job 2049:
## CPU
module CPU(
				clk,
			  rst_n,
		   IO_stall,
         awid_m_inf,
       awaddr_m_inf,
       awsize_m_inf,
      awburst_m_inf,
        awlen_m_inf,
      awvalid_m_inf,
      awready_m_inf,
        wdata_m_inf,
        wlast_m_inf,
       wvalid_m_inf,
       wready_m_inf,
          bid_m_inf,
        bresp_m_inf,
       bvalid_m_inf,
       bready_m_inf,
         arid_m_inf,
       araddr_m_inf,
        arlen_m_inf,
       arsize_m_inf,
      arburst_m_inf,
      arvalid_m_inf,
      arready_m_inf, 
          rid_m_inf,
        rdata_m_inf,
        rresp_m_inf,
        rlast_m_inf,
       rvalid_m_inf,
       rready_m_inf 
);
==> flow/config.mk <==
export PLATFORM = sky130hd
export DESIGN_NAME = CPU
export DESIGN_NICKNAME = CPU
export VERILOG_FILES = /design/flow/design.v
export SDC_FILE = /design/flow/constraint.sdc
export NUM_CORES = 4
export LEC_CHECK = 0
export CAP_MARGIN = 25
export CORE_MARGIN = 2
export CORE_UTILIZATION = 62
export GPL_TIMING_DRIVEN = 1
export HOLD_SLACK_MARGIN = 0.19
export MAX_ROUTING_LAYER = met5
export PLACE_DENSITY = 0.57
export SLEW_MARGIN = 20
export TNS_END_PERCENT = 45
==> flow/constraint.sdc <==
create_clock -name core_clock -period 7.16 [get_ports {clk}]
set_input_delay 1.4320 -clock core_clock [delete_from_list [all_inputs] [get_ports {clk}]]
set_output_delay 1.4320 -clock core_clock [all_outputs]
set_load 0.01 [all_outputs]
run.sh (not shown) runs the stock make flow with config.mk's settings and CLKGATE_MAP_FILE=.
Job 2049 was carried through to the last stage, and its layout satisfied the timing, design-rule and antenna checks.
### job 2049 -> job 6622
Settings: removing HOLD_SLACK_MARGIN (formerly 0.19); removing PLACE_DENSITY (formerly 0.57); changing CORE_UTILIZATION from 62 to 64; removing TNS_END_PERCENT (formerly 45); removing GPL_TIMING_DRIVEN (formerly 1); changing CAP_MARGIN from 25 to 20; removing MAX_ROUTING_LAYER (formerly met5); changing the clock period (ns, I/O delays scaled along) from 7.16 to 4.06.
==> results <==
The flow for job 6622 finished, though final verification flagged negative setup slack. [compare] base=job 2049 new=job 6622: number of setup buffers added after CTS higher; number of CTS-inserted buffers higher; areal power density over the cells higher. Taking job 2049 as the reference, in job 6622 final area saw an increase; number of port buffers saw little to no change; data-path buffer share of cell area in the final layout saw an increase. Going from job 2049 to job 6622, share of power burned in the clock network rose by 0.7 points; power rose by 79%.
Inputs modified between job 6622 and job 4878:
Settings: an added PLACE_DENSITY of 0.66; an added CTS_CLUSTER_SIZE of 32; a change of CORE_UTILIZATION from 64 to 71.
[summary]
- The flow for job 4878 finished, though final verification flagged negative setup slack.
- For the summed negative setup slack over all endpoints, job 4878 came in 2.28 ns lower than job 6622 did.
- Diff job 6622 -> job 4878: total power now sits lower, maximum frequency now sits lower, detailed-route via count now sits higher.
- From job 6622 to job 4878 the numbers moved as follows: global-route wire length before repair now sits higher, slew at the pin with the worst max-slew slack up 0.20 ns, met2 wirelength from detailed routing up about 2.6%, final period utilization now sits higher.
- Between job 6622 and job 4878, the difference in area of all sequential standard cells is negligible.
Modified inputs, job 2681 compared to job 4878
Settings: CTS_CLUSTER_SIZE removed (was 32); PLACE_DENSITY removed (was 0.66); CORE_UTILIZATION changed from 71 to 44; the clock period (ns, I/O delays scaled along) changed from 4.06 to 5.88.
- Job 2681 finished every step from synthesis to the final layout, and the layout passed the timing, design-rule and antenna checks.
- Looking at routed metal-1 wirelength, job 2681 sits about 10% higher than job 4878 does.
- Job 2681 has pre-CTS worst setup slack above what job 4878 had.
- Diff job 4878 -> job 2681: buffering stage count on the worst path with inverters included fell 2, routed wire length fell 13,000 um, initial antenna violation count fell 7.
- Cmp job 2681 and job 4878 / multi-input combinational area share / lower: job 4878
- Job 2681 — post-CTS setup buffer count 20 lower, job 4878 as reference
- In the flow results for job 2681 and job 4878, the final area is smaller on job 2681.
- Looking only at logic gate share of total power, and setting everything else aside, the lower value of job 2681 and job 4878 goes to job 2681.
- When job 2681 is measured against job 4878, its number of placed instances with taps included turns out 208 higher.

## job 7788
Starting RTL as in the previous note.
clock: 4.27 ns
lec_check: 0
cap_margin: 5
core_margin: 2
core_utilization: 72
cts_cluster_diameter: 104
cts_cluster_size: 15
gpl_timing_driven: 1
hold_slack_margin: -0.1
max_routing_layer: met5
setup_slack_margin: -0.31
slew_margin: 40
tns_end_percent: 45
Job 7788: complete, dirty (setup timing)
The following lists how job 1207 was set up differently from job 7788:
Settings: GPL_TIMING_DRIVEN: 1 -> unset; CTS_CLUSTER_DIAMETER: 104 -> 231; CAP_MARGIN: 5 -> 15; HOLD_SLACK_MARGIN: -0.1 -> unset; SLEW_MARGIN: 40 -> 20; MAX_ROUTING_LAYER: met5 -> unset; SETUP_SLACK_MARGIN: -0.31 -> 0.96; TNS_END_PERCENT: 45 -> unset; the clock period (ns, I/O delays scaled along): 4.27 -> 3.27.
### Flow results
Job 1207: GRT-0232 in global routing -> run aborted. Job 7788 -> job 1207: total number of clock tree sinks delta 0, exact match. Taking job 7788 as the reference, in job 1207 weighted congestion reported at the end of routability-driven placement +5.4%; number of placed instances, taps included up 71; async set-or-reset flop fraction in the synthesized netlist closely matched the old numbers; flip-flop and latch count after synthesis saw little to no change.
Input-level comparison between job 837 and job 1207:
Settings: CORE_UTILIZATION changed from 72 to 40; CAP_MARGIN changed from 15 to 20; CTS_CLUSTER_SIZE removed (was 15); SETUP_SLACK_MARGIN removed (was 0.96); CTS_CLUSTER_DIAMETER removed (was 231); the clock period (ns, I/O delays scaled along) changed from 3.27 to 6.0.
### Flow results
Delta (job 837 minus job 1207): share of the core filled by cells before placement fell 32 points, synthesized cell count level, number of buffers inserted during clock tree synthesis went up. Job 837 against job 1207: area enclosed by the die boundary went up by about 80%, total cell area reported by yosys after synthesis now sits at about the same level. Job 837 reached the final stage; the timing, design-rule and antenna checks on its layout passed. Reported for job 837 and job 1207, number of unique standard cell types used by synthesis turned out identical to the last digit. Placed cell area: higher on job 1207.
The following lists how job 6520 was set up differently from job 837:
Settings: CORE_UTILIZATION changed from 40 to 72; CTS_CLUSTER_DIAMETER newly set to 391; PLACE_DENSITY newly set to 0.4; the clock period (ns, I/O delays scaled along) changed from 6.0 to 3.79.
==> comparison <==
Lower smallest setup slack after layout among job 837 and job 6520: job 6520. Re combinational power: job 837 and job 6520 aren't equal, and the higher value belongs to job 6520. Job 6520: all stages done; final checks FAILED (setup timing). Count of clock buffers in the final design: job 6520 lower than job 837. The critical-path cell with the highest stage delay comes out sky130_fd_sc_hd__dfrtp_1 in one run and sky130_fd_sc_hd__fa_2 in the other, namely in job 837 and job 6520 respectively. Finished layout cell area on job 6520 is behind job 837.
#### Input delta (job 4686 over job 6520)
Settings: setting CTS_CLUSTER_SIZE to 48 for the first time; setting PLACE_DENSITY_LB_ADDON to 0.26 for the first time; removing CTS_CLUSTER_DIAMETER (formerly 391); removing PLACE_DENSITY (formerly 0.4); changing the clock period (ns, I/O delays scaled along) from 3.79 to 5.41.
[summary]
- Job 4686 completed; timing, DRC and antenna clean
- The global-route wire length before repair number comes out higher for job 6520 vs job 4686.
- On job 4686: met1 capacity usage during global routing is 2.9 points lower than what job 6520 gave.
- As far as multi-input logic cell count goes, job 6520 and job 4686 are indistinguishable; the numbers are identical.
- Between job 4686 and job 6520, it is job 4686 whose initial detailed-routing violation count is lower, by 1153.
- Fraction of power consumed by the clock network for job 4686 is lower than for job 6520.
- Job 4686 against job 6520; count of clock-buffer cells in the layout is up by more than 10%.
- Compared to job 6520, job 4686 has fmax 1.6% lower.
- Total power (higher): job 6520
Here is what was changed in the inputs of job 2596 compared with job 4686.
Settings: putting TNS_END_PERCENT at 5 where nothing was set; clearing CTS_CLUSTER_SIZE, which used to be 48; putting PLACE_DENSITY at 0.67 where nothing was set; clearing PLACE_DENSITY_LB_ADDON, which used to be 0.26; swapping 5.41 for 4.06 in the clock period (ns, I/O delays scaled along).
## What came out
Apart from job 2596, each of job 2596 and job 4686 ends the flow with a layout that passes the timing, design-rule and antenna checks.
Of job 2596 and job 4686, the run reporting the lower total wire length was job 4686.
Relative to job 4686, switching power total has gone up in job 2596.
Job 2596 — clock latency reported for the late side of the worst-skew pair 0.03 ns higher, job 4686 as reference
Compared with job 4686, job 2596 shows biggest fanout along the worst timing path higher by 1.
Cmp job 2596 vs job 4686: global-route usage over all layers higher in job 2596
| count of plain and timing-repair buffers in the layout | job 2596 vs job 4686 | 21% higher |
Compared with job 4686, in job 2596 fraction of area in clock buffers and inverters rose by 0.35 points, cell count +60, total power has increased, count of endpoints failing setup in the final report higher.

## exp/onyx
CPU again, from the RTL that the note above started with.
export LEC_CHECK = 0
export CAP_MARGIN = 20
export CORE_MARGIN = 2
export CORE_UTILIZATION = 72
export CTS_CLUSTER_SIZE = 37
export PLACE_DENSITY_LB_ADDON = 0.28
export SETUP_SLACK_MARGIN = 1.07
export SLEW_MARGIN = 20
export TNS_END_PERCENT = 5
create_clock -name core_clock -period 3.64 [get_ports {clk}]
[flow] exp/onyx | stages: complete | final checks: fail | reason: negative setup slack
The following lists how exp/umber was set up differently from exp/onyx:
Settings: CORE_UTILIZATION changed from 72 to 40; SETUP_SLACK_MARGIN removed (was 1.07); TNS_END_PERCENT removed (was 5); PLACE_DENSITY_LB_ADDON removed (was 0.28); CTS_CLUSTER_SIZE removed (was 37); the clock period (ns, I/O delays scaled along) changed from 3.64 to 5.88.
Findings:
exp/umber went all the way through the flow, and no timing, DRC or antenna check failed.
Fmax ends up lower on exp/umber.
Number of antenna repair diodes | exp/umber below exp/onyx
exp/onyx → exp/umber: I/O pin count flat; worst hold margin up 0.28 ns.
exp/onyx -> exp/umber: relative contribution of sequential cells to total power flat
On layout-stage area growth over the synthesis result: between exp/onyx and exp/umber, it ends up lower for exp/umber.
The met1 capacity usage during global routing number comes out higher for exp/onyx vs exp/umber.
Cmp exp/onyx and exp/umber / post-cts sizing count / higher: exp/onyx
Wire length of the first global-routing pass in exp/umber vs exp/onyx: down 19,000 um
Design area was higher in exp/onyx than in exp/umber.
Edits applied to the flow inputs when going from exp/umber to exp/delta:
Settings: an added SETUP_SLACK_MARGIN of 0.65.
Findings:
exp/delta went all the way through the flow, and no timing, DRC or antenna check failed. Any difference in xor and xnor area share after synthesis between exp/delta and exp/umber is small enough to ignore. Comparing exp/umber and exp/delta, the lower average via count per standard cell is on exp/umber. exp/delta vs exp/umber on sequential group share of total power: exp/delta is the lower one.
Setup changes, exp/delta to exp/sierra
Settings: changing SETUP_SLACK_MARGIN from 0.65 to -0.4; changing CORE_UTILIZATION from 40 to 67; setting CTS_CLUSTER_SIZE to 14 for the first time; changing the clock period (ns, I/O delays scaled along) from 5.88 to 4.34.
--- outcome ---
Of exp/sierra and exp/delta, only exp/sierra fails to finish with a clean layout.
exp/sierra: complete, dirty (negative setup slack)
In the metrics for exp/sierra and exp/delta, the one carrying the lower number of placement rows is exp/sierra.
Summary of exp/sierra over exp/delta: per-cell routed wire length now larger; clock-cell share of area dropped 0.78 points; total power higher; largest incremental delay on the critical path has increased.
No activity file was given, so power comes from the tool's default toggle rates.
